== try-yarrow ==
## IOTDF
module IOTDF( clk, rst, in_en, iot_in, fn_sel, busy, valid, iot_out);
Settings: LEC_CHECK=0, ABC_AREA=1, CAP_MARGIN=20, CORE_ASPECT_RATIO=0.5, CORE_MARGIN=2, CORE_UTILIZATION=72, CTS_CLUSTER_DIAMETER=373, CTS_CLUSTER_SIZE=98, PLACE_DENSITY=0.4, SETUP_SLACK_MARGIN=0.1, SLEW_MARGIN=20, TNS_END_PERCENT=35; clock period 3.66 ns.
run.sh (not shown) runs the stock make flow with config.mk's settings and CLKGATE_MAP_FILE=.
The flow ended early for try-yarrow: it failed with a tool error in global routing.
Relative to try-yarrow, the following input files were edited for try-fjord:
Settings: CTS_CLUSTER_SIZE: 98 -> unset; CTS_CLUSTER_DIAMETER: 373 -> unset; TNS_END_PERCENT: 35 -> unset; PLACE_DENSITY: 0.4 -> 0.39; CORE_ASPECT_RATIO: 0.5 -> unset; the clock period (ns, I/O delays scaled along): 3.66 -> 2.28.
==> results <==
Comparing try-yarrow against try-fjord, there is no change at all in area figure in the yosys stat output. Vertical die dimension: try-fjord vs try-yarrow up 40%. There was hardly any difference in standard cell core area between try-yarrow and try-fjord. Compared with try-yarrow, try-fjord shows overall die width that has gone down by more than a quarter. Re area after synthesis: no difference whatsoever between try-yarrow and try-fjord. Compared try-yarrow against try-fjord; total of buffers placed on input and output ports within noise. On floorplan-stage core utilization, try-fjord and try-yarrow are neck and neck. try-fjord is listed as incomplete: the tool reported an error in detailed placement and the run ended there. When the final numbers for try-fjord and try-yarrow were put side by side, the final estimated routing congestion in global placement turned out to be greater in try-fjord. Going from try-yarrow to try-fjord, full die area was more or less identical; cell row count has increased.
Relative to try-fjord, the following input files were edited for try-harbor:
Settings: CTS_CLUSTER_SIZE: unset -> 100; CTS_CLUSTER_DIAMETER: unset -> 400; the clock period (ns, I/O delays scaled along): 2.28 -> 1.75.
--- outcome ---
Delta (try-harbor minus try-fjord): synthesized cell count comparable; area fraction in compound gates after synthesis essentially unchanged; area reported by Yosys stat roughly the same; die area held; number of cell instances after yosys synthesis held steady.
Number of enable flip-flop cells essentially unchanged between try-fjord and try-harbor.
Reported for try-harbor and try-fjord, share of synthesized cell area in full adder, half adder and majority cells turned out identical to the last digit.
try-harbor: it failed with a tool error in detailed placement, so there are no final results.
Modified inputs, try-juniper compared to try-harbor
Settings: a deleted CTS_CLUSTER_DIAMETER that had been 400; a deleted ABC_AREA that had been 1; a change of CORE_UTILIZATION from 72 to 40; a deleted PLACE_DENSITY that had been 0.39; a deleted CTS_CLUSTER_SIZE that had been 100; a change of the clock period (ns, I/O delays scaled along) from 1.75 to 4.05.
## What came out
- try-harbor → try-juniper: vertical extent of the die went up, area after synthesis up 1.3%, effective utilization at floorplan went down by 33 points, placeable core region rose 84%, complex-gate fraction of the synthesized area now sits higher.
- Ran to the end and failed final checks on setup timing: try-juniper.
- Between try-harbor and try-juniper, the yosys stat chip area is lower for try-harbor.


## zinc
IOTDF again, from the RTL that the note above started with.
export LEC_CHECK = 0
export CAP_MARGIN = 20
export CORE_MARGIN = 2
export CORE_UTILIZATION = 50
export CTS_CLUSTER_SIZE = 58
export SETUP_SLACK_MARGIN = -0.34
export SLEW_MARGIN = 40
export TNS_END_PERCENT = 5
create_clock -name core_clock -period 3.5 [get_ports {clk}]
Layout checks on zinc: not met. Flow itself completed; violations: negative setup slack.
Input-level comparison between sierra and zinc:
- a change of CORE_UTILIZATION from 50 to 48
- a deleted TNS_END_PERCENT that had been 5
- a change of SETUP_SLACK_MARGIN from -0.34 to -0.45
- a deleted CTS_CLUSTER_SIZE that had been 58
- a change of SLEW_MARGIN from 40 to 20
- a change of the clock period (ns, I/O delays scaled along) from 3.5 to 4.85
==> comparison <==
Each of sierra and zinc falls short of a clean finish. sierra vs zinc — initial detailed-routing violation count dropped by more than 10%. Going from zinc to sierra, register fraction of the total cell area went up by 3.4 points, amount of wire on met2 after detailed routing went up by about 7%. zinc → sierra: number of post-CTS setup repair buffers lower, buffer levels on the longest clock path roughly the same.
> inputs changed (sierra -> quartz)
- CORE_UTILIZATION now 30, was 48
- SETUP_SLACK_MARGIN now 0.1, was -0.45
- the clock period (ns, I/O delays scaled along) now 5.88, was 4.85
Notes after the runs:
- quartz: PASS, flow complete, no timing, DRC or antenna violations
- Taking sierra as the reference, in quartz global-route wire length before repair now sits higher; slew of the pin with the lowest slew margin now sits lower; final wirelength now sits higher; sequential area share after synthesis now sits at about the same level.
- Going from sierra to quartz, placeable core region went up by 61%; non-clock buffer count dropped 186; signal arrival time at the worst endpoint went up 0.47 ns; horizontal die size now larger; worst setup slack rose by 0.63 ns.
Changes in pepper relative to quartz:
- CORE_UTILIZATION: 30 -> 44
- CTS_CLUSTER_DIAMETER: unset -> 400
- the clock period (ns, I/O delays scaled along): 5.88 -> 3.27
- The flow for pepper finished, though final verification flagged negative setup slack.
- [compare] base=quartz new=pepper: path depth of the worst reg2reg path shows an increase of 2, final cell count went up, hold slack now sits lower, number of cells after detailed placement went up 206.
- Compared with quartz, pepper shows a higher maximum frequency.
- From quartz to pepper the numbers moved as follows: design area rose by 19%, routed wire length rose by 9.7 mm.
- Between quartz and pepper, the number of clock sinks figures differ only marginally.


IOTDF again, from the RTL that the note above started with.
make LEC_CHECK=0 CAP_MARGIN=10 CORE_MARGIN=2 CORE_UTILIZATION=71 CTS_CLUSTER_DIAMETER=314 CTS_CLUSTER_SIZE=41 PLACE_DENSITY_LB_ADDON=0.25 SETUP_SLACK_MARGIN=-0.32 SLEW_MARGIN=20 TNS_END_PERCENT=10 finish   # period 3.26 ns
The baseline died in global routing (5_1_grt) on GRT-0116.
Change:
- CAP_MARGIN: 10 -> 20
- CORE_UTILIZATION: 71 -> 46
- CTS_CLUSTER_DIAMETER: 314 -> default
- CTS_CLUSTER_SIZE: 41 -> default
- PLACE_DENSITY_LB_ADDON: 0.25 -> default
- SETUP_SLACK_MARGIN: -0.32 -> -0.26
- TNS_END_PERCENT: 10 -> default
- clock period: 3.26 -> 4.62 ns (I/O delays scaled with it)
Effect: Now the flow completed and failed the layout checks on setup timing; synthesized cell count does not change; die size is higher by 53%; synthesized area stays the same.
Change:
- CORE_ASPECT_RATIO: default -> 1.67
- CORE_UTILIZATION: 46 -> 58
- HOLD_SLACK_MARGIN: default -> 0.29
- SETUP_SLACK_MARGIN: -0.26 -> -0.45
- clock period: 4.62 -> 4.85 ns (I/O delays scaled with it)
After rerunning:
- With this change the flow aborted during global routing (5_1_grt) (GRT-0116)
- synthesized area stays the same
- synthesized cell count is unchanged
- die area goes down by about 20%
Change:
- CORE_ASPECT_RATIO: 1.67 -> default
- CORE_UTILIZATION: 58 -> 68
- CTS_CLUSTER_DIAMETER: default -> 348
- CTS_CLUSTER_SIZE: default -> 34
- HOLD_SLACK_MARGIN: 0.29 -> default
- SETUP_SLACK_MARGIN: -0.45 -> default
- clock period: 4.85 -> 4.15 ns (I/O delays scaled with it)
What happened:
- The changed run stopped in global routing (5_1_grt) with GRT-0116
- die size fell by 15%
- synthesized area is unchanged
- synthesized cell count is unchanged
